==> trial 3: inputs <==
==> flow/design.v <==
`timescale 1ns/1ps
package nn_pkg;
 localparam int K_SIZE = 3;
 localparam int PROD_W = 17;
 localparam int ACC_CONV_W = PROD_W + $clog2(K_SIZE*K_SIZE);
 localparam int RES_W = ACC_CONV_W + 1;
 localparam int W_W = 8;
 localparam int ACC_FC_W = 40;
 localparam int SHIFT_NORM = 6;
endpackage
`timescale 1ns/1ps
module window_gen_3x3_flat #(
 parameter int IMG_W = 8,
 parameter int IMG_H = 8
)(
 input logic clk,
 input logic rst,
 input logic in_valid,
 input logic signed [8:0] in_pixel,
 output logic win_valid,
 output logic [80:0] win_flat,  
 output logic [$clog2(IMG_W)-1:0] out_x,
 output logic [$clog2(IMG_H)-1:0] out_y
);
 logic signed [8:0] line1 [0:IMG_W-1];
 logic signed [8:0] line2 [0:IMG_W-1];
 logic signed [8:0] s0[0:2], s1[0:2], s2[0:2];
 int unsigned x, y;
 integer k;
 task automatic put9(input int idx, input logic signed [8:0] val);
 begin
 win_flat[idx*9 +: 9] <= val;
 end
 endtask
 always_ff @(posedge clk) begin
 if (rst) begin
 x <= 0; y <= 0;
 win_valid <= 0;
 out_x <= '0; out_y <= '0;
 win_flat <= '0;
 for (k = 0; k < IMG_W; k = k + 1) begin
 line1[k] <= '0;
 line2[k] <= '0;
 end
 for (k = 0; k < 3; k = k + 1) begin
 s0[k] <= '0; s1[k] <= '0; s2[k] <= '0;
 end
 end else begin
 win_valid <= 0;
 if (in_valid) begin
 s0[0] <= s0[1]; s0[1] <= s0[2]; s0[2] <= line2[x];
 s1[0] <= s1[1]; s1[1] <= s1[2]; s1[2] <= line1[x];
 s2[0] <= s2[1]; s2[1] <= s2[2]; s2[2] <= in_pixel;
 line2[x] <= line1[x];
 line1[x] <= in_pixel;
 if (y >= 2 && x >= 2) begin
 put9(0, s0[1]); put9(1, s0[2]); put9(2, line2[x]);
 put9(3, s1[1]); put9(4, s1[2]); put9(5, line1[x]);
 put9(6, s2[1]); put9(7, s2[2]); put9(8, in_pixel);
 win_valid <= 1;
 out_x <= x - 2;
 out_y <= y - 2;
 end
 if (x == IMG_W-1) begin
 x <= 0;
 if (y != IMG_H-1) y <= y + 1;
 else y <= 0;
 end else begin
 x <= x + 1;
 end
 end
 end
 end
endmodule
`timescale 1ns/1ps
import nn_pkg::*;
module nn_block_flat #(
 parameter int SHIFT_NORM = nn_pkg::SHIFT_NORM
)(
 input logic clk,
 input logic rst,
 input logic [80:0] win_flat,
 input logic signed [7:0] k00, k01, k02,
 input logic signed [7:0] k10, k11, k12,
 input logic signed [7:0] k20, k21, k22,
 input logic signed [7:0] bias,
 input logic signed [7:0] scale,
 input logic signed [7:0] offset,
 input logic signed [W_W-1:0] w0,
 input logic signed [W_W-1:0] w1,
 input logic signed [W_W-1:0] w2,
 output logic signed [RES_W-1:0] conv_result,
 output logic signed [RES_W-1:0] norm_result,
 output logic signed [ACC_FC_W-1:0] acc0,
 output logic signed [ACC_FC_W-1:0] acc1,
 output logic signed [ACC_FC_W-1:0] acc2
);
 function automatic logic signed [8:0] pix(input int idx);
 begin
 pix = $signed(win_flat[idx*9 +: 9]);
 end
 endfunction
 integer signed sum_temp;
 integer signed sum_next;
 always_comb begin
 sum_temp =
 pix(0)*k00 + pix(1)*k01 + pix(2)*k02 +
 pix(3)*k10 + pix(4)*k11 + pix(5)*k12 +
 pix(6)*k20 + pix(7)*k21 + pix(8)*k22;
 sum_next = (sum_temp <<< 1) + $signed(bias);
 end
 logic signed [RES_W-1:0] conv_reg;
 always_ff @(posedge clk) begin
 if (rst) conv_reg <= '0;
 else conv_reg <= sum_next[RES_W-1:0];
 end
 always_ff @(posedge clk) begin
 if (rst) conv_result <= '0;
 else conv_result <= conv_reg;
 end
 localparam int PROD_W = RES_W + 8;
 logic signed [PROD_W-1:0] prod;
 integer signed prod_shifted;
 integer signed sum_off;
 integer signed norm_next;
 always_comb begin
 prod = $signed(conv_reg) * $signed(scale);
 if (SHIFT_NORM > 0) prod_shifted = $signed(prod) >>> SHIFT_NORM;
 else if (SHIFT_NORM < 0) prod_shifted = $signed(prod) <<< (-SHIFT_NORM);
 else prod_shifted = $signed(prod);
 sum_off = prod_shifted + $signed(offset);
 norm_next = (sum_off < 0) ? 0 : sum_off;
 end
 always_ff @(posedge clk) begin
 if (rst) norm_result <= '0;
 else norm_result <= norm_next[RES_W-1:0];
 end
 always_comb begin
 acc0 = $signed(norm_result) * $signed(w0);
 acc1 = $signed(norm_result) * $signed(w1);
 acc2 = $signed(norm_result) * $signed(w2);
 end
endmodule
`timescale 1ns/1ps
import nn_pkg::*;
module nn_image_top #(
 parameter int IMG_W = 8,
 parameter int IMG_H = 8
)(
 input logic clk,
 input logic rst,
 input logic in_valid,
 input logic signed [8:0] in_pixel,
 input logic signed [7:0] k00, k01, k02,
 input logic signed [7:0] k10, k11, k12,
 input logic signed [7:0] k20, k21, k22,
 input logic signed [7:0] bias,
 input logic signed [7:0] scale,
 input logic signed [7:0] offset,
 input logic signed [W_W-1:0] w0,
 input logic signed [W_W-1:0] w1,
 input logic signed [W_W-1:0] w2,
 output logic out_valid,
 output logic signed [RES_W-1:0] conv_result,
 output logic signed [RES_W-1:0] norm_result,
 output logic signed [ACC_FC_W-1:0] acc0,
 output logic signed [ACC_FC_W-1:0] acc1,
 output logic signed [ACC_FC_W-1:0] acc2,
 output logic [$clog2(IMG_W)-1:0] out_x,
 output logic [$clog2(IMG_H)-1:0] out_y
);
 logic win_valid;
 logic [80:0] win_flat;  
 logic [$clog2(IMG_W)-1:0] win_x;
 logic [$clog2(IMG_H)-1:0] win_y;
 window_gen_3x3_flat #(
 .IMG_W(IMG_W),
 .IMG_H(IMG_H)
 ) u_win (
 .clk (clk),
 .rst (rst),
 .in_valid (in_valid),
 .in_pixel (in_pixel),
 .win_valid(win_valid),
 .win_flat (win_flat),
 .out_x (win_x),
 .out_y (win_y)
 );
 nn_block_flat #(
 .SHIFT_NORM(SHIFT_NORM)
 ) u_core (
 .clk (clk),
 .rst (rst),
 .win_flat (win_flat),
 .k00(k00), .k01(k01), .k02(k02),
 .k10(k10), .k11(k11), .k12(k12),
 .k20(k20), .k21(k21), .k22(k22),
 .bias (bias),
 .scale (scale),
 .offset (offset),
 .w0(w0),
 .w1(w1),
 .w2(w2),
 .conv_result(conv_result),
 .norm_result(norm_result),
 .acc0(acc0),
 .acc1(acc1),
 .acc2(acc2)
 );
 logic [1:0] vpipe;
 logic [$clog2(IMG_W)-1:0] x_pipe0, x_pipe1;
 logic [$clog2(IMG_H)-1:0] y_pipe0, y_pipe1;
 always_ff @(posedge clk) begin
 if (rst) begin
 vpipe <= 2'b00;
 x_pipe0 <= '0; x_pipe1 <= '0;
 y_pipe0 <= '0; y_pipe1 <= '0;
 end else begin
 vpipe <= {vpipe[0], win_valid};
 if (win_valid) begin
 x_pipe0 <= win_x;
 y_pipe0 <= win_y;
 end
 x_pipe1 <= x_pipe0;
 y_pipe1 <= y_pipe0;
 end
 end
 assign out_valid = vpipe[1];
 assign out_x = x_pipe1;
 assign out_y = y_pipe1;
endmodule
==> flow/run.sh <==
#!/bin/bash
# the make line also repeats each setting of config.mk as NAME=value (left out here)
make -C /OpenROAD-flow-scripts/flow DESIGN_CONFIG=/design/flow/config.mk WORK_HOME=/design/flow/orfs CLKGATE_MAP_FILE= finish
==> flow/config.mk <==
export PLATFORM = sky130hd
export DESIGN_NAME = nn_image_top
export DESIGN_NICKNAME = nn_image_top
export VERILOG_FILES = /design/flow/design.v
export SDC_FILE = /design/flow/constraint.sdc
export NUM_CORES = 4
export LEC_CHECK = 0
export CAP_MARGIN = 20
export CORE_MARGIN = 2
export CORE_UTILIZATION = 72
export HOLD_SLACK_MARGIN = -0.08
export MAX_ROUTING_LAYER = met4
export SLEW_MARGIN = 20
==> flow/constraint.sdc <==
create_clock -name core_clock -period 8.39 [get_ports {clk}]
set_input_delay 1.6780 -clock core_clock [delete_from_list [all_inputs] [get_ports {clk}]]
set_output_delay 1.6780 -clock core_clock [all_outputs]
set_load 0.01 [all_outputs]
==> inputs of trial 47, as changes to trial 3 <==
- CAP_MARGIN: 20 -> 30
- CELL_PAD_IN_SITES_DETAIL_PLACEMENT: default -> 0
- CORE_ASPECT_RATIO: default -> 0.98
- CTS_CLUSTER_DIAMETER: default -> 273
- CTS_CLUSTER_SIZE: default -> 35
- HOLD_SLACK_MARGIN: -0.08 -> 0.24
- SETUP_SLACK_MARGIN: default -> 0.95
==> flow/constraint.sdc (replaced) <==
create_clock -name core_clock -period 8.38 [get_ports {clk}]
set_input_delay 1.6760 -clock core_clock [delete_from_list [all_inputs] [get_ports {clk}]]
set_output_delay 1.6760 -clock core_clock [all_outputs]
set_load 0.01 [all_outputs]
==> summary of the runs <==
In die size, trial 3 and trial 47 hardly differ.
Trial 3 finished but fails on negative setup slack. Trial 47 died in global routing (5_1_grt) on ODB-0269.
In synthesized cell count, trial 3 and trial 47 do not differ.
Synthesized area is the same in trial 3 and trial 47.
==> figures <==
Initial standard-cell utilization of the core: trial 3 72.37%; trial 47 72.26%
Die extent in y: trial 3 315.3 microns; trial 47 312.2 microns
Number of setup buffers added after CTS: trial 3 95; trial 47 113
Outcome: trial 3 finished with violations; trial 47 aborted with a tool error
Failing step: trial 3 -; trial 47 global routing (5_1_grt)
Violated checks: trial 3 negative setup slack; trial 47 -
Die area: trial 3 0.09943 sq mm; trial 47 0.09943 sq mm
Total placed cells including tap cells: trial 3 9,731; trial 47 9,746
Die W: trial 3 315.3 microns; trial 47 318.5 microns
Core region area: trial 3 0.09642 sq mm; trial 47 0.09657 sq mm
DP Area: trial 3 0.08076 sq mm; trial 47 0.08155 sq mm
Gpl congestion: trial 3 1.004; trial 47 0.9875
Inserted Clock Buffers: trial 3 49; trial 47 16
Sum of net half-perimeters after detailed placement: trial 3 152,700 microns; trial 47 155,300 microns
CTS H-tree lvls: trial 3 2; trial 47 1
Worst Setup Slack post-DPL: trial 3 -2440 ps; trial 47 -2373 ps
